Design custom_cpu, start of the top module:
module custom_cpu(
	input         clk,
	input         rst,
	output [31:0] PC,
	output        Inst_Req_Valid,
	input         Inst_Req_Ready,
	input  [31:0] Instruction,
	input         Inst_Valid,
	output        Inst_Ready,
	output [31:0] Address,
	output        MemWrite,
	output [31:0] Write_data,
	output [ 3:0] Write_strb,
	output        MemRead,
	input         Mem_Req_Ready,
	input  [31:0] Read_data,
	input         Read_data_Valid,
	output        Read_data_Ready,
	output [31:0] cpu_perf_cnt_0,
	output [31:0] cpu_perf_cnt_1,
	output [31:0] cpu_perf_cnt_2
);
Size in the first run: roughly 6800 cells after synthesis, ~1300 flip-flops, about 270 I/O pins, roughly 85000 sq um of cells after synthesis.
make LEC_CHECK=0 CAP_MARGIN=20 CELL_PAD_IN_SITES_GLOBAL_PLACEMENT=1 CORE_ASPECT_RATIO=1.09 CORE_MARGIN=2 CORE_UTILIZATION=40 CTS_CLUSTER_DIAMETER=351 SETUP_SLACK_MARGIN=3.04 SLEW_MARGIN=15 finish   # period 11.0 ns
run.sh (not shown) runs the stock make flow with config.mk's settings and CLKGATE_MAP_FILE=.
The first run finished but fails on max-capacitance violations, max-slew violations.
Then changed:
==> flow/config.mk (replaced) <==
export PLATFORM = sky130hd
export DESIGN_NAME = custom_cpu
export DESIGN_NICKNAME = custom_cpu
export VERILOG_FILES = /design/flow/design.v
export SDC_FILE = /design/flow/constraint.sdc
export NUM_CORES = 4
export LEC_CHECK = 0
export CAP_MARGIN = 20
export CORE_MARGIN = 2
export CORE_UTILIZATION = 57
export HOLD_SLACK_MARGIN = 0.26
export PLACE_DENSITY_LB_ADDON = 0.02
export SETUP_SLACK_MARGIN = 1.53
export SLEW_MARGIN = 20
==> flow/constraint.sdc (replaced) <==
create_clock -name core_clock -period 5.91 [get_ports {clk}]
set_input_delay 1.1820 -clock core_clock [delete_from_list [all_inputs] [get_ports {clk}]]
set_output_delay 1.1820 -clock core_clock [all_outputs]
set_load 0.01 [all_outputs]
What happened:
- Now the flow completed and failed the layout checks on negative setup slack
- register-to-register slack loses 5.5 ns
- final cell count shrinks slightly
- wire length increases slightly
- first-iteration DRC count rises by well over a third
- via count goes up by roughly a tenth
Then changed:
--- a/flow/config.mk
+++ b/flow/config.mk
@@ -10,4 +10 @@
-export CORE_UTILIZATION = 57
-export HOLD_SLACK_MARGIN = 0.26
-export PLACE_DENSITY_LB_ADDON = 0.02
-export SETUP_SLACK_MARGIN = 1.53
+export CORE_UTILIZATION = 69
==> flow/constraint.sdc (replaced) <==
create_clock -name core_clock -period 10.6 [get_ports {clk}]
set_input_delay 2.1200 -clock core_clock [delete_from_list [all_inputs] [get_ports {clk}]]
set_output_delay 2.1200 -clock core_clock [all_outputs]
set_load 0.01 [all_outputs]
The new run did not get past global routing. Die area fell by 17%. Synthesized cell count is unchanged. Synthesized area stays the same.
Then changed:
--- a/flow/config.mk
+++ b/flow/config.mk
@@ -10 +10 @@
-export CORE_UTILIZATION = 69
+export CORE_UTILIZATION = 58
==> flow/constraint.sdc (replaced) <==
create_clock -name core_clock -period 5.91 [get_ports {clk}]
set_input_delay 1.1820 -clock core_clock [delete_from_list [all_inputs] [get_ports {clk}]]
set_output_delay 1.1820 -clock core_clock [all_outputs]
set_load 0.01 [all_outputs]
The changed run ran to the end with violations: negative setup slack.
Die size rose by 19%.
Synthesized area does not change.
Synthesized cell count is unchanged.

---

Setup of run 1:
custom_cpu again, from the RTL that the note above started with.
clock: 10.6 ns
lec_check: 0
cap_margin: 20
core_margin: 2
core_utilization: 40
slew_margin: 20
Run 1: flow completed, timing, DRC and antenna clean
## Diff of input files: run 2 against run 1
Settings: setting CTS_CLUSTER_SIZE to 25 for the first time; changing CORE_UTILIZATION from 40 to 67; changing the clock period (ns, I/O delays scaled along) from 10.6 to 8.47.
==> results <==
Run 2 terminated abnormally: 5_1_grt reported ODB-0269.
From run 1 to run 2 the numbers moved as follows: flip-flop and latch count after synthesis has remained practically unchanged, height of the die has decreased.
Sum of net half-perimeters after detailed placement, run 2 vs run 1: up by more than 10%
Note that the count of placed standard cells including taps recorded for run 2 amounts to 0.910 times the value seen in run 1.
Run 1 → run 2: count of standard-cell rows went down, count of buffers added by post-CTS timing repair for setup increased by 6 relative to the old numbers, core footprint went down by 41%.
The post-cts sizing count of run 2 exceeds that of run 1 by 56.
In the reports for run 2 and run 1, the smaller post-placement worst setup slack belongs to run 2.
The inputs of run 3 differ from those of run 2 as listed below.
Settings: CORE_UTILIZATION now 40, was 67; CTS_CLUSTER_SIZE no longer set, was 25; the clock period (ns, I/O delays scaled along) now 11.0, was 8.47.
==> results <==
Run 3 | stages: all done | timing, DRC, antenna: all pass. Lower width of the die was reported by run 2, not run 3. Parity-gate share of the synthesized area counting xor and xnor cells: run 2 vs run 3 identical. Run 2 → run 3: cell area after placement decreased by 1.6% relative to the old numbers; cell area after synthesis closely matched the old numbers. Run 3 ended with less fraction of the core area occupied by cells at floorplan than run 2. Number of buffers added for setup after CTS (higher): run 2.
diff inputs: run 3 => run 4
Settings: putting PLACE_DENSITY_LB_ADDON at 0.26 where nothing was set; swapping 40 for 72 in CORE_UTILIZATION; putting CTS_CLUSTER_SIZE at 15 where nothing was set; swapping 11.0 for 5.02 in the clock period (ns, I/O delays scaled along).
==> results <==
- Run 4: GRT-0116 in 5_1_grt -> run aborted
- Delta(number of buffers created by CTS, run 4 - run 3) < 0
- Re total cells reported by yosys after synthesis: no difference whatsoever between run 4 and run 3.
- Measured against each other, run 3 and run 4 differ in count of instances resized after the clock tree is built, the higher figure coming from run 4.
- Reported for run 3 and run 4, mean area per synthesized cell turned out identical to the last digit.
- Buffers inserted during post-CTS setup optimization, run 3 and run 4: higher on run 4
- Summary — total placed instance area, run 4 relative to run 3: higher, by about 7%.
- Compare run 3 and run 4 | worst setup slack after placement higher: run 3
- Changes observed in run 4 relative to run 3: starting density of the core increased 32 points, die extent in y went down 120 um.
- Die: run 4 smaller than run 3
